== north ==
==> flow/design.v (excerpt) <==
module milestone1 (
	input logic CLOCK_50_I,                    
	input logic resetn,
	input  logic            M1_en,
	output  logic            M1_end,
	output logic   [17:0]   SRAM_address,
	input  logic   [15:0]   SRAM_read_data,
	output logic   [15:0]   SRAM_write_data,
	output logic            SRAM_we_n
);
typedef enum logic [6:0] {
  S_DELAY1,
	S_IDLE,
	IN_S_0,
	IN_S_1,
	IN_S_2,
	IN_S_3,
	IN_S_4,
	IN_S_5,
	IN_S_6,
	IN_S_7,
	IN_S_8,
	IN_S_9,
	IN_S_10,
	IN_S_11,
	IN_S_12,
	IN_S_13,
	IN_S_14,
	IN_S_15,
	IN_S_16,
	IN_S_17,
	IN_S_18,
	IN_S_19,
	IN_S_20,
	IN_S_21,
	CC_S0_0,
	CC_S0_1,
	CC_S0_2,
	CC_S0_3,
	CC_S0_4,
	CC_S0_5,
	CC_S1_0,
	CC_S1_1,
	CC_S1_2,
	CC_S1_3,
	CC_S1_4,
	CC_S1_5,
	EN_S_0,
	EN_S_1,
	EN_S_2,
	EN_S_3,
	EN_S_4,
	EN_S_5,
	EN_S_6,
	EN_S_7,
	EN_S_8,
	EN_S_9,
	EN_S_10,
	EN_S_11,
	EN_S_12,
	EN_S_13,
	EN_S_14,
	EN_S_15,
	EN_S_16,
	EN_S_17,
	EN_S_18,
	EN_S_19,
	EN_S_20,
	EN_S_21,
	EN_S_22,
	EN_S_23,
	EN_S_24,
	EN_S_25,
	EN_S_26,
	EN_S_27
} M1_state;
M1_state state;
parameter Yaddress = 18'd0,
Uaddress = 18'd38400,
Vaddress = 18'd57600,
RGBaddress = 18'd146944;
logic [17:0] data_counter;
logic [17:0] Y_counter;
logic [17:0] RGB_counter;
logic [17:0] U_counter; 
logic [9:0] Vert_count;
logic [9:0] Hori_count;
logic [15:0] Y;
logic [7:0] U [5:0];
logic [7:0] V [5:0];
logic [7:0] Ytest;
logic [7:0] Utest;
logic [7:0] Vtest;
logic [15:0] UPrime;
logic [15:0] VPrime;
logic [32:0] U_Even;
logic [32:0] U_Odd;
logic [32:0] V_Even;
logic [32:0] V_Odd;
logic [15:0] STORY;
logic [15:0] STORU;
logic [15:0] STORV;
logic [31:0] ans1;
logic [31:0] ans2;
logic [15:0] R;
logic [15:0] G;
logic [15:0] B;
logic [31:0] R0;
logic [31:0] G0;
logic [31:0] B0;
logic [31:0] R1;
logic [31:0] G1;
logic [31:0] B1;
logic [31:0] Mult_op_1, Mult_op_2, Mult_op_3, Mult_op_4, Mult_op_5, Mult_op_6, Mult_op_7, Mult_op_8;
logic [31:0] Mult_result1, Mult_result2, Mult_result3, Mult_result4;
logic [63:0] Mult_result_long1, Mult_result_long2, Mult_result_long3, Mult_result_long4;
assign Mult_result_long1 = Mult_op_1 * Mult_op_2;
assign Mult_result1 = Mult_result_long1[31:0];
assign Mult_result_long2 = Mult_op_3 * Mult_op_4;
assign Mult_result2 = Mult_result_long2[31:0];
assign Mult_result_long3 = Mult_op_5 * Mult_op_6;
  ...
For scale: roughly 610 flip-flops.
clock: 7.71 ns
lec_check: 0
abc_area: 0
cap_margin: 30
core_margin: 2
core_utilization: 68
cts_cluster_diameter: 156
cts_cluster_size: 29
max_routing_layer: met4
setup_slack_margin: 2.24
slew_margin: 5
run.sh (not shown) runs the stock make flow with config.mk's settings and CLKGATE_MAP_FILE=.
north did not finish; the tool stopped in 5_1_grt with error GRT-0232.
diff inputs: north => south
Settings: MIN_ROUTING_LAYER: unset -> met2; CELL_PAD_IN_SITES_DETAIL_PLACEMENT: unset -> 2; SETUP_SLACK_MARGIN: 2.24 -> unset; CELL_PAD_IN_SITES_GLOBAL_PLACEMENT: unset -> 1; PLACE_DENSITY_LB_ADDON: unset -> 0.06; CORE_UTILIZATION: 68 -> 51; ABC_AREA: 0 -> 1; the clock period (ns, I/O delays scaled along): 7.71 -> 12.6.
## What came out
south: DPL-0033 in 3_5_place_dp -> run aborted. north -> south: final estimated routing congestion in global placement increased by a few percent. Higher combined area of all synthesized cells among north and south: south. What south reported for area of the synthesized netlist per yosys stat has to be multiplied by 0.938 to get the figure for north. north -> south: die area increased by more than a quarter. From north to south the numbers moved as follows: fraction of the mapped netlist area in compound gates has decreased; die outline width has increased; area fraction in xor and xnor cells has decreased; fraction of the core area occupied by cells at floorplan has decreased.
Setup changes, south to east
Settings: CORE_UTILIZATION now 71, was 51; MIN_ROUTING_LAYER no longer set, was met2; ABC_AREA no longer set, was 1; CELL_PAD_IN_SITES_DETAIL_PLACEMENT no longer set, was 2; SLEW_MARGIN now 20, was 5; CTS_CLUSTER_SIZE no longer set, was 29; CELL_PAD_IN_SITES_GLOBAL_PLACEMENT no longer set, was 1; CTS_CLUSTER_DIAMETER no longer set, was 156; CAP_MARGIN now 20, was 30; PLACE_DENSITY_LB_ADDON no longer set, was 0.06; the clock period (ns, I/O delays scaled along) now 8.32, was 12.6.
Notes after the runs:
east did not finish: a tool error stopped it during 5_1_grt. Area after synthesis, south and east, lower one = east. In east, area fraction in mux cells is higher than in south. east vs south — core utilization before placement rose 20 points.
The following lists how west was set up differently from east:
Settings: removing MAX_ROUTING_LAYER (formerly met4); changing CORE_UTILIZATION from 71 to 29; changing the clock period (ns, I/O delays scaled along) from 8.32 to 12.5.
[summary]
- In west, post-cts gate resize count is lower than in east.
- east has higher placer's final routability congestion estimate than west.
- west and east ended up with roughly the same count of hold buffers inserted by post-cts repair.
- In the flow results for east and west, the die size is smaller on east.
- Of east and west, only east never reached the final stage.
- Status(east) = ERROR, stage = 5_1_grt
- In the metrics for east and west, the one carrying the lower vertical die dimension is east.
Here is what was changed in the inputs of middle compared with west.
Settings: swapping 29 for 72 in CORE_UTILIZATION; putting PLACE_DENSITY at 0.4 where nothing was set; swapping 12.5 for 8.05 in the clock period (ns, I/O delays scaled along).
Notes after the runs:
- west and middle: one clean run, west; the rest did not finish clean.
- Comparing post-cts gate resize count for middle and west, the bigger number came from middle.
- Re total placed cells including tap cells: middle and west aren't equal, and the lower value belongs to middle.
- Post-synthesis share of cell area spent on and-or and or-and gates came out exactly the same in middle and west.
- Relative to west, die boundary width has decreased by about 36% in middle.
- NOTE: number of buffers added for setup after CTS in middle exceeds that of west
